==> inputs of v22 <==
==> flow/design.v <==
module jt49_dcrm2 #(parameter sw=8) (
    input                clk,
    input                cen,
    input                rst,
    input         [sw-1:0]  din,
    output signed [sw-1:0]  dout
);
localparam dw=10;  
reg  signed [sw+dw:0] integ, exact, error;
reg  signed [sw:0] pre_dout;
reg signed [sw:0] q;
always @(*) begin
    exact = integ+error;
    q = exact[sw+dw:dw];
    pre_dout  = { 1'b0, din } - q;
end
assign dout = pre_dout[sw-1:0];
always @(posedge clk)
    if( rst ) begin
        integ <= {sw+dw+1{1'b0}};
        error <= {sw+dw+1{1'b0}};
    end else if( cen ) begin
        integ <= integ + pre_dout;  
        error <= exact-{q, {dw{1'b0}}};
    end
endmodule
module iir_1st_order
#(
	parameter COEFF_WIDTH = 18,
	parameter COEFF_SCALE = 15,
	parameter DATA_WIDTH  = 16,
	parameter COUNT_BITS  = 10
)
(
	input clk,
	input reset,
	input [COUNT_BITS - 1 : 0] div,
	input signed [COEFF_WIDTH - 1 : 0] A2, B1, B2,
   input signed [DATA_WIDTH - 1 :0] in,
   output [DATA_WIDTH - 1:0] out
);
	reg signed [DATA_WIDTH-1:0] x0,x1,y0;
	reg signed [DATA_WIDTH + COEFF_WIDTH - 1 : 0] out32;
	reg [COUNT_BITS - 1:0] count;
	assign out = y0;
	always @ (*) begin
		out32 <= (B1*x0 + B2*x1) - A2*y0;  
	end
	always @ (posedge clk) begin
		if(reset) begin
			count <= 0;
			x0 <= 0;
			x1 <= 0;
			y0 <= 0;
		end
		else begin
			count <= count + 1'd1;
			if (count == div - 1) begin
					count <= 0;
					y0 <= {out32[DATA_WIDTH + COEFF_WIDTH - 1] , out32[COEFF_SCALE + DATA_WIDTH - 2 : COEFF_SCALE]};
					x1 <= x0;
					x0 <= in;
			end
		end
	end
endmodule  
module iir_2nd_order
#(
	parameter COEFF_WIDTH = 18,
	parameter COEFF_SCALE = 14,
	parameter DATA_WIDTH  = 16,
	parameter COUNT_BITS  = 10
)
(
	input clk,
	input reset,
	input [COUNT_BITS - 1 : 0] div,
	input signed [COEFF_WIDTH - 1 : 0] A2, A3, B1, B2, B3,
   input signed [DATA_WIDTH - 1 : 0] in,
   output [DATA_WIDTH - 1 : 0] out
);
	reg signed [DATA_WIDTH-1 : 0] x0,x1,x2;
	reg signed [DATA_WIDTH-1 : 0] y0,y1;
	reg signed [(DATA_WIDTH + COEFF_WIDTH - 1) : 0] out32;
	reg [COUNT_BITS : 0] count;
	assign out = y0;
	always @ (*) begin
		out32 <= (B1*x0 + B2*x1 + B3*x2) - (A2*y0 + A3*y1);  
	end
	always @ (posedge clk) begin
		if(reset) begin
			count <=  0;
			x0 <= 0;
			x1 <= 0;
			x2 <= 0;
			y0 <= 0;
			y1 <= 0; 
		end
		else begin
			count <= count + 1'd1;
			if (count == div - 1) begin
					count <= 0;
					y1 <= y0;
					y0 <= {out32[DATA_WIDTH + COEFF_WIDTH - 1] , out32[(DATA_WIDTH + COEFF_SCALE - 2) : COEFF_SCALE]};
					x2 <= x1;
					x1 <= x0;
					x0 <= in;
			end
		end
	end
endmodule  
module arkanoid_lpf(
	input clk,
	input reset,
	input signed [15:0] in,
	output signed [15:0] out);
	wire [9:0] div = 10'd256;  
	wire signed [17:0] A2;
	wire signed [17:0] B2;
	wire signed [17:0] B1;
	wire signed [15:0] audio_post_lpf1;
	assign A2 = -18'd18211;
	assign B1 = 18'd7278;
	assign B2 = 18'd7278;
	iir_1st_order lpf6db(.clk(clk),
								.reset(reset),
								.div(div),
								.A2(A2),
								.B1(B1),
								.B2(B2),
								.in(in),
								.out(audio_post_lpf1)); 
	assign out = audio_post_lpf1;
endmodule
module arkanoid_audio
(
	input                clk_48m,
	input                reset,       
	input          [9:0] sound_raw,   
	input                pause,
	input                vol_boost,
	output signed [15:0] sound
);
reg [8:0] div;
always @(posedge clk_48m) begin
	if(!reset)
		div <= 9'd0;
	else
		div <= div + 9'd1;
end
wire dcrm_cen = !div;
wire signed [15:0] sound_dcrm;
jt49_dcrm2 #(16) dcrm
(
	.clk(clk_48m),
	.cen(dcrm_cen),
	.rst(~reset),
	.din({5'd0, sound_raw}),
	.dout(sound_dcrm)
);
wire signed [15:0] sound_filtered;
arkanoid_lpf lpf
(
	.clk(clk_48m),
	.reset(~reset),
	.in(sound_dcrm),
	.out(sound_filtered)
);
assign sound = pause ? 16'd0 : vol_boost ? (sound_filtered <<< 16'd5) : (sound_filtered <<< 16'd4);
endmodule
==> flow/run.sh <==
#!/bin/bash
# the make line also repeats each setting of config.mk as NAME=value (left out here)
make -C /OpenROAD-flow-scripts/flow DESIGN_CONFIG=/design/flow/config.mk WORK_HOME=/design/flow/orfs CLKGATE_MAP_FILE= finish
==> flow/config.mk <==
export PLATFORM = sky130hd
export DESIGN_NAME = arkanoid_audio
export DESIGN_NICKNAME = arkanoid_audio
export VERILOG_FILES = /design/flow/design.v
export SDC_FILE = /design/flow/constraint.sdc
export NUM_CORES = 4
export LEC_CHECK = 0
export CAP_MARGIN = 15
export CORE_MARGIN = 2
export CORE_UTILIZATION = 72
export CTS_CLUSTER_DIAMETER = 29
export CTS_CLUSTER_SIZE = 41
export MAX_ROUTING_LAYER = met4
export SETUP_SLACK_MARGIN = 1.21
export SLEW_MARGIN = 20
==> flow/constraint.sdc <==
create_clock -name core_clock -period 9.59 [get_ports {clk_48m}]
set_input_delay 1.9180 -clock core_clock [delete_from_list [all_inputs] [get_ports {clk_48m}]]
set_output_delay 1.9180 -clock core_clock [all_outputs]
set_load 0.01 [all_outputs]
==> v10 (differences from v22) <==
CAP_MARGIN = 20   (was 15)
CORE_UTILIZATION = 67   (was 72)
CTS_CLUSTER_DIAMETER = 264   (was 29)
CTS_CLUSTER_SIZE = 99   (was 41)
MAX_ROUTING_LAYER = not set   (was met4)
SETUP_SLACK_MARGIN = -1.74   (was 1.21)
==> flow/constraint.sdc (replaced) <==
create_clock -name core_clock -period 20.0 [get_ports {clk_48m}]
set_input_delay 4.0000 -clock core_clock [delete_from_list [all_inputs] [get_ports {clk_48m}]]
set_output_delay 4.0000 -clock core_clock [all_outputs]
set_load 0.01 [all_outputs]
==> v18 (differences from v22) <==
CAP_MARGIN = 20   (was 15)
CORE_UTILIZATION = 45   (was 72)
CTS_CLUSTER_DIAMETER = not set   (was 29)
CTS_CLUSTER_SIZE = not set   (was 41)
MAX_ROUTING_LAYER = not set   (was met4)
SETUP_SLACK_MARGIN = not set   (was 1.21)
==> flow/constraint.sdc (replaced) <==
create_clock -name core_clock -period 10.3 [get_ports {clk_48m}]
set_input_delay 2.0600 -clock core_clock [delete_from_list [all_inputs] [get_ports {clk_48m}]]
set_output_delay 2.0600 -clock core_clock [all_outputs]
set_load 0.01 [all_outputs]
==> flow_summary.yaml <==
# generated from flow reports
global_route:
  grt_pass1_wl_mm: 87.2
  use_met1: 0.296
  grt.total_usage: 0.220
clock_network:
  cts_resized: 0
  cts_setup_buffers: 0
timing:
  whs_ns: 0.461
  tns_ns: 0
power_and_ir_drop:
  seq_cell_power_uw: 522
  p_clk_frac: 0.188
  swShare: 0.441
  p_comb_uw: 1150
  p_leak_uw: 0.0121
critical_path:
  cp_num_cells: 38
  reg2reg_depth: 38
  rr_startpoint: "lpf.lpf6db.x0[8]"
cells_and_area:
  design_area_sq_um: 23500
  fin_nets: 3178
  nFillCells: 4674
status:
  status: "timing/DRC/antenna clean"
That was v18.
==> flow_summary.yaml <==
# generated from flow reports
critical_path:
  rr_startpoint: "lpf.lpf6db.x0[8]"
  cp_num_cells: 34
  critPathMaxFanout: 6
power_and_ir_drop:
  p_comb_uw: 591
  powerDensity_nw_per_um2: 45.2
  p_clk_frac: 0.176
  p_leak_uw: 0.0120
  seq_cell_power_uw: 269
timing:
  finalClockPeriodUsage: 0.513
  tns_ns: 0
  whs_ns: 0.457
clock_network:
  cts_setup_buffers: 0
  cts_resized: 0
global_route:
  grt.total_usage: 0.317
cells_and_area:
  design_area_sq_um: 23100
synth:
  avgSynthCellArea_sq_um: 9.01
status:
  status: "timing/DRC/antenna clean"
That was v10.
==> flow_summary.yaml <==
# generated from flow reports
status:
  violations: "negative setup slack"
  status: "complete, but fails checks"
power_and_ir_drop:
  p_clk_frac: 0.176
  p_leak_uw: 0.0124
  seq_cell_power_uw: 559
timing:
  finalSetupViolCount: 5
  fin_ws_ns: -0.0956
clock_network:
  cts_resized: 90
cells_and_area:
  nFillCells: 2019
global_route:
  use_met1: 0.451
  grt.total_usage: 0.370
  grt_pass1_wl_mm: 91.2
critical_path:
  cp_num_cells: 37
  reg2reg_depth: 37
That was v22.


==> 10-02 <==
// arkanoid_audio: RTL as listed in full above, without the edits since
Settings: LEC_CHECK=0, CAP_MARGIN=20, CELL_PAD_IN_SITES_DETAIL_PLACEMENT=0, CORE_ASPECT_RATIO=0.89, CORE_MARGIN=2, CORE_UTILIZATION=72, CTS_CLUSTER_SIZE=22, GPL_ROUTABILITY_DRIVEN=0, HOLD_SLACK_MARGIN=-0.08, MAX_ROUTING_LAYER=met4, MIN_ROUTING_LAYER=met1, PLACE_DENSITY_LB_ADDON=0.09, SLEW_MARGIN=40; clock period 8.89 ns.
run.sh (not shown) runs the stock make flow with config.mk's settings and CLKGATE_MAP_FILE=.
==> inputs of 11-07, as changes to 10-02 <==
Settings changed: ABC_AREA set to 1, CTS_CLUSTER_DIAMETER set to 216, CTS_CLUSTER_SIZE 22 to 80, PLACE_DENSITY set to 0.39, PLACE_DENSITY_LB_ADDON 0.09 to unset, SETUP_SLACK_MARGIN set to 0.78, SLEW_MARGIN 40 to 0.
==> results.yml <==
# flow metrics
run_status:
  status: "complete, but fails checks"
  failed_checks: "setup timing"
pwr:
  p_per_area_nw_per_um2: 117
  p_switching_mw: 1.69
final_timing:
  max_slew.worst_pin.slew_ns: 0.999
  layout_setup_ws_ns: -0.834
  setup_violations: 15
  finalSetupTns_ns: -7.25
grt:
  grt_util_all_layers_pct: 45.5
clocking:
  cts_resized: 224
logic_synthesis:
  ys_sh_mux_pct: 0.0489
That was 11-07.
==> results.yml <==
# flow metrics
run_status:
  status: "complete, but fails checks"
  failed_checks: "setup timing"
clocking:
  cts_resized: 75
final_timing:
  setup_violations: 12
  max_slew.worst_pin.slew_ns: 0.809
  layout_setup_ws_ns: -0.977
  finalSetupTns_ns: -5.50
pwr:
  p_switching_mw: 1.08
That was 10-02.
Power is estimated from default activity; no workload was simulated.
